==> 01-01: inputs <==
==> flow/design.v <==
module ALU(
    clk,
    rst_n,
    valid,
    ready,
    mode,
    in_A,
    in_B,
    out
);
    input         clk, rst_n;
    input         valid;
    input  [1:0]  mode;  
    output        ready;
    input  [31:0] in_A, in_B;
    output [63:0] out;
    parameter IDLE = 3'd0;
    parameter MUL  = 3'd1;
    parameter DIV  = 3'd2;
    parameter AND = 3'd3;
    parameter OR = 3'd4;
    parameter OUT  = 3'd5;
    reg  [ 2:0] state, state_nxt;
    reg  [ 4:0] counter, counter_nxt;
    reg  [63:0] shreg, shreg_nxt;
    reg  [31:0] alu_in, alu_in_nxt;
    reg  [32:0] alu_out;
    reg         ready;
    assign out = shreg;
    always @(*) begin
        if(state==OUT) ready = 1;
        else ready = 0;
    end
    always @(*) begin
        case(state)
            IDLE: begin
                if(!valid)                state_nxt = IDLE;
                else if(valid && mode==0) state_nxt = MUL;
                else if(valid && mode==1) state_nxt = DIV;
                else if(valid && mode==2) state_nxt = AND;
                else                      state_nxt = OR;
            end
            MUL : state_nxt = (counter==31) ? OUT : MUL;
            DIV : state_nxt = (counter==31) ? OUT : DIV;
            AND : state_nxt = OUT;
            OR  : state_nxt = OUT;
            OUT : state_nxt = IDLE;
            default : state_nxt = IDLE;
        endcase
    end
    always @(*) begin
        if(state==MUL && counter<31) begin
            counter_nxt = counter + 1;
        end
        else if(state==DIV && counter<31) begin
            counter_nxt = counter + 1;
        end
        else begin
            counter_nxt = 0;
        end
    end
    always @(*) begin
        case(state)
            IDLE: begin
                if (valid) begin
                    alu_in_nxt = in_B;
                end
                else begin
                    alu_in_nxt = 0;
                end
            end
            OUT : begin
                alu_in_nxt = 0;
            end
            default: begin
                alu_in_nxt = alu_in;
            end
        endcase
    end
    always @(*) begin
        case(state)
            IDLE: alu_out = 0;
            MUL : begin
                if(shreg[0]==1)
                    alu_out = alu_in + shreg[63:32];
                else
                    alu_out = shreg[63:32];
            end
            DIV : begin
                if(shreg[62:31]>=alu_in) begin
                    alu_out = shreg[62:31] - alu_in;
                end
                else begin 
                    alu_out = shreg[62:31];
                end
            end
            AND : alu_out = shreg[31:0] & alu_in;
            OR  : alu_out = shreg[31:0] | alu_in;
            OUT : alu_out = 0;
            default : alu_out = 0;
        endcase
    end
    always @(*) begin
        case(state)
            IDLE: begin
                if (valid) begin
                    shreg_nxt[31:0] = in_A;
                    shreg_nxt[63:32] = 32'b0;
                end
                else begin
                    shreg_nxt[31:0] = 0;
                    shreg_nxt[63:32] = 32'b0;
                end
            end
            MUL : begin
                shreg_nxt = {alu_out, shreg[31:1]};
            end
            DIV : begin
                shreg_nxt = {alu_out[31:0], shreg[30:0], (shreg[62:31]>=alu_in)};
            end
            AND : shreg_nxt = {31'b0, alu_out};
            OR  : shreg_nxt = {31'b0, alu_out};
            OUT :  
            shreg_nxt = shreg;
            default :  
            shreg_nxt = shreg;
        endcase
    end
    always @(posedge clk or negedge rst_n) begin
        if (!rst_n) begin
            state <= IDLE;
            counter <= 0;
            shreg <= 0;
            alu_in <= 0;
        end
        else begin
            state <= state_nxt;
            counter <= counter_nxt;
            shreg <= shreg_nxt;
            alu_in <= alu_in_nxt;
        end
    end
endmodule
==> flow/run.sh <==
#!/bin/bash
# the make line also repeats each setting of config.mk as NAME=value (left out here)
make -C /OpenROAD-flow-scripts/flow DESIGN_CONFIG=/design/flow/config.mk WORK_HOME=/design/flow/orfs CLKGATE_MAP_FILE= finish
==> flow/config.mk <==
export PLATFORM = sky130hd
export DESIGN_NAME = ALU
export DESIGN_NICKNAME = ALU
export VERILOG_FILES = /design/flow/design.v
export SDC_FILE = /design/flow/constraint.sdc
export NUM_CORES = 4
export LEC_CHECK = 0
export ABC_AREA = 1
export CAP_MARGIN = 20
export CORE_MARGIN = 2
export CORE_UTILIZATION = 72
export CTS_CLUSTER_DIAMETER = 371
export CTS_CLUSTER_SIZE = 15
export HOLD_SLACK_MARGIN = 0.3
export SETUP_SLACK_MARGIN = -0.3
export SLEW_MARGIN = 20
==> flow/constraint.sdc <==
create_clock -name core_clock -period 4.14 [get_ports {clk}]
set_input_delay 0.8280 -clock core_clock [delete_from_list [all_inputs] [get_ports {clk}]]
set_output_delay 0.8280 -clock core_clock [all_outputs]
set_load 0.01 [all_outputs]
==> 01-07: changes against 01-01 <==
==> flow/config.mk (replaced) <==
export PLATFORM = sky130hd
export DESIGN_NAME = ALU
export DESIGN_NICKNAME = ALU
export VERILOG_FILES = /design/flow/design.v
export SDC_FILE = /design/flow/constraint.sdc
export NUM_CORES = 4
export LEC_CHECK = 0
export CAP_MARGIN = 20
export CORE_ASPECT_RATIO = 0.5
export CORE_MARGIN = 2
export CORE_UTILIZATION = 69
export SLEW_MARGIN = 20
export TNS_END_PERCENT = 5
==> flow/constraint.sdc (replaced) <==
create_clock -name core_clock -period 8.0 [get_ports {clk}]
set_input_delay 1.6000 -clock core_clock [delete_from_list [all_inputs] [get_ports {clk}]]
set_output_delay 1.6000 -clock core_clock [all_outputs]
set_load 0.01 [all_outputs]
==> 08-11: changes against 01-01 <==
==> flow/config.mk (replaced) <==
export PLATFORM = sky130hd
export DESIGN_NAME = ALU
export DESIGN_NICKNAME = ALU
export VERILOG_FILES = /design/flow/design.v
export SDC_FILE = /design/flow/constraint.sdc
export NUM_CORES = 4
export LEC_CHECK = 0
export CAP_MARGIN = 20
export CORE_MARGIN = 2
export CORE_UTILIZATION = 70
export CTS_CLUSTER_DIAMETER = 32
export CTS_CLUSTER_SIZE = 37
export SLEW_MARGIN = 20
==> flow/constraint.sdc (replaced) <==
create_clock -name core_clock -period 2.87 [get_ports {clk}]
set_input_delay 0.5740 -clock core_clock [delete_from_list [all_inputs] [get_ports {clk}]]
set_output_delay 0.5740 -clock core_clock [all_outputs]
set_load 0.01 [all_outputs]
==> comparison table <==
	01-01	08-11	01-07
Outcome	timing/DRC/antenna clean	aborted with a tool error	timing/DRC/antenna clean
Failing step	-	4_1_cts	-
Crit-path max cell delay	0.47 ns	-	0.63 ns
Number of cells on the critical path	16	-	13
Arrival time of the worst setup path	3.54 ns	-	4.55 ns
Wire length of the first global-routing pass	67800 um	-	56800 um
Total power	11200 uW	-	5620 uW
H-tree level count	3	-	3
Highest metal layer with signal wires	met4	-	met4
Hold_buf cts	0	-	0
Number of buffers inserted by post-CTS setup repair	0	-	0
Hold Startpoint	counter[0]	-	counter[0]
Unrepaired setup endpoints after global routing	no	-	no
Clk pwr	907 uW	-	457 uW
Power Combinational	8130 uW	-	4020 uW
Routed vias	14400	-	11600
Antenna violations before repair	0	-	0
Worst setup slack before clock tree synthesis	1.09 ns	-0.579 ns	3.95 ns
Adder-Cell Fraction of Synth Area	7.62%	8.80%	8.80%
Final period utilization	79.1%	-	54.2%
Kind of critical path	reg2reg	-	reg2reg
Worst Path Max Fanout	40	-	5
CP Capture Point	shreg[47]	-	shreg[54]
Per-instance average area after synthesis	6.21 um^2	7.85 um^2	7.85 um^2
Number of design rule violations left after detail routing	0	-	0
CTS sink cnt	107	-	107
Share of power burned in the clock network	8.1%	-	8.1%


==> inputs of exp/maple <==
Starts from the design.v that is shown in full above.
clock: 3.48 ns
lec_check: 0
abc_area: 1
cap_margin: 20
core_aspect_ratio: 0.5
core_margin: 2
core_utilization: 72
cts_cluster_diameter: 394
cts_cluster_size: 100
slew_margin: 20
run.sh (not shown) runs the stock make flow with config.mk's settings and CLKGATE_MAP_FILE=.
==> exp/violet (differences from exp/maple) <==
==> flow/config.mk (replaced) <==
export PLATFORM = sky130hd
export DESIGN_NAME = ALU
export DESIGN_NICKNAME = ALU
export VERILOG_FILES = /design/flow/design.v
export SDC_FILE = /design/flow/constraint.sdc
export NUM_CORES = 4
export LEC_CHECK = 0
export CAP_MARGIN = 20
export CORE_MARGIN = 2
export CORE_UTILIZATION = 65
export CTS_CLUSTER_DIAMETER = 32
export SETUP_SLACK_MARGIN = 0.6
export SLEW_MARGIN = 20
export TNS_END_PERCENT = 5
==> qor summary <==
metric                                                  exp/maple                  exp/violet
All-Layer GR Usage                                          55.8%                       51.1%
Largest driver fanout on the critical path                     40                           6
Wire length reported by the detailed router             47,200 um                   49,700 um
Min Tclk post-route                                       3.31 ns                     3.61 ns
Seq share, synth                                            23.6%                       26.9%
Largest stage delay, worst path                           0.58 ns                     0.44 ns
Met3 routed WL                                            8920 um                     8920 um
Clock network fraction of design power                       8.1%                        6.6%
WL/cell                                                   22.1 um                     29.0 um
AND-OR/OR-AND share of the synthesized area                 17.8%                       35.4%
Via count normalized by instance count                       6.97                        8.02
Design Power                                            13,600 uW                   17,000 uW
Largest net degree at the start of global routing              59                          86
CP required                                               3.80 ns                     3.74 ns
Met2 Wirelength                                         18,400 um                   20,000 um
Adder Share, Synth                                          7.62%                       8.80%
Power in combinational cells                            10,000 uW                   13,400 uW
Inverters                                                     291                          63
Result of the run                        timing/DRC/antenna clean  complete, but fails checks
Layout check failures                                           -                setup timing
Worst max-slew margin expressed relative to the limit       29.8%                       27.4%
Buffer-and-inverter tally for the worst setup path              2                           3
Clock tree skew after final layout                      0.0173 ns                   0.0196 ns
Hold Worst Slack                                         0.362 ns                    0.408 ns
Setup TNS                                                    0 ns                   -0.185 ns


==> run X <==
Starts from the design.v that is shown in full above.
Settings: LEC_CHECK=0, CAP_MARGIN=20, CORE_MARGIN=2, CORE_UTILIZATION=40, SLEW_MARGIN=20; clock period 4.05 ns.
==> run F: changes against run X <==
--- a/flow/config.mk
+++ b/flow/config.mk
@@ -9,3 +9,3 @@
 export CORE_MARGIN = 2
-export CORE_UTILIZATION = 40
+export CORE_UTILIZATION = 67
 export SLEW_MARGIN = 20
==> flow/constraint.sdc (replaced) <==
create_clock -name core_clock -period 3.37 [get_ports {clk}]
set_input_delay 0.6740 -clock core_clock [delete_from_list [all_inputs] [get_ports {clk}]]
set_output_delay 0.6740 -clock core_clock [all_outputs]
set_load 0.01 [all_outputs]
==> run M: changes against run X <==
--- a/flow/config.mk
+++ b/flow/config.mk
@@ -9,3 +9,6 @@
 export CORE_MARGIN = 2
-export CORE_UTILIZATION = 40
+export CORE_UTILIZATION = 70
+export CTS_CLUSTER_DIAMETER = 32
+export CTS_CLUSTER_SIZE = 36
+export SETUP_SLACK_MARGIN = 0.6
 export SLEW_MARGIN = 20
==> flow/constraint.sdc (replaced) <==
create_clock -name core_clock -period 3.48 [get_ports {clk}]
set_input_delay 0.6960 -clock core_clock [delete_from_list [all_inputs] [get_ports {clk}]]
set_output_delay 0.6960 -clock core_clock [all_outputs]
set_load 0.01 [all_outputs]
==> results <==
Run M aborted during 4_1_cts on DPL-0038. Run X finished clean. Run F produced a layout that fails on negative setup slack. Final cell count: run F is smaller than run X (3.2%). Of run F and run X, run F has the higher cell area (gap about 5%, measured against run X). Of run F and run X, run F has the higher via count (gap about 14%, measured against run X). Register-to-register slack: run X is higher than run F (0.42 ns). In count of clock-buffer cells in the layout, run F and run X do not differ. Against run X, the global-route usage of run F is higher by 18 points. Against run F, the clock power of run X is lower by about 10%. In run X the combinational power is smaller than in run F, by about 30%. Hold slack: run F is worse than run X (0.18 ns). Of run X and run F, run X has the higher worst setup slack (gap 0.42 ns).
Power figures rest on the tool's default switching activity, not on a simulated workload.
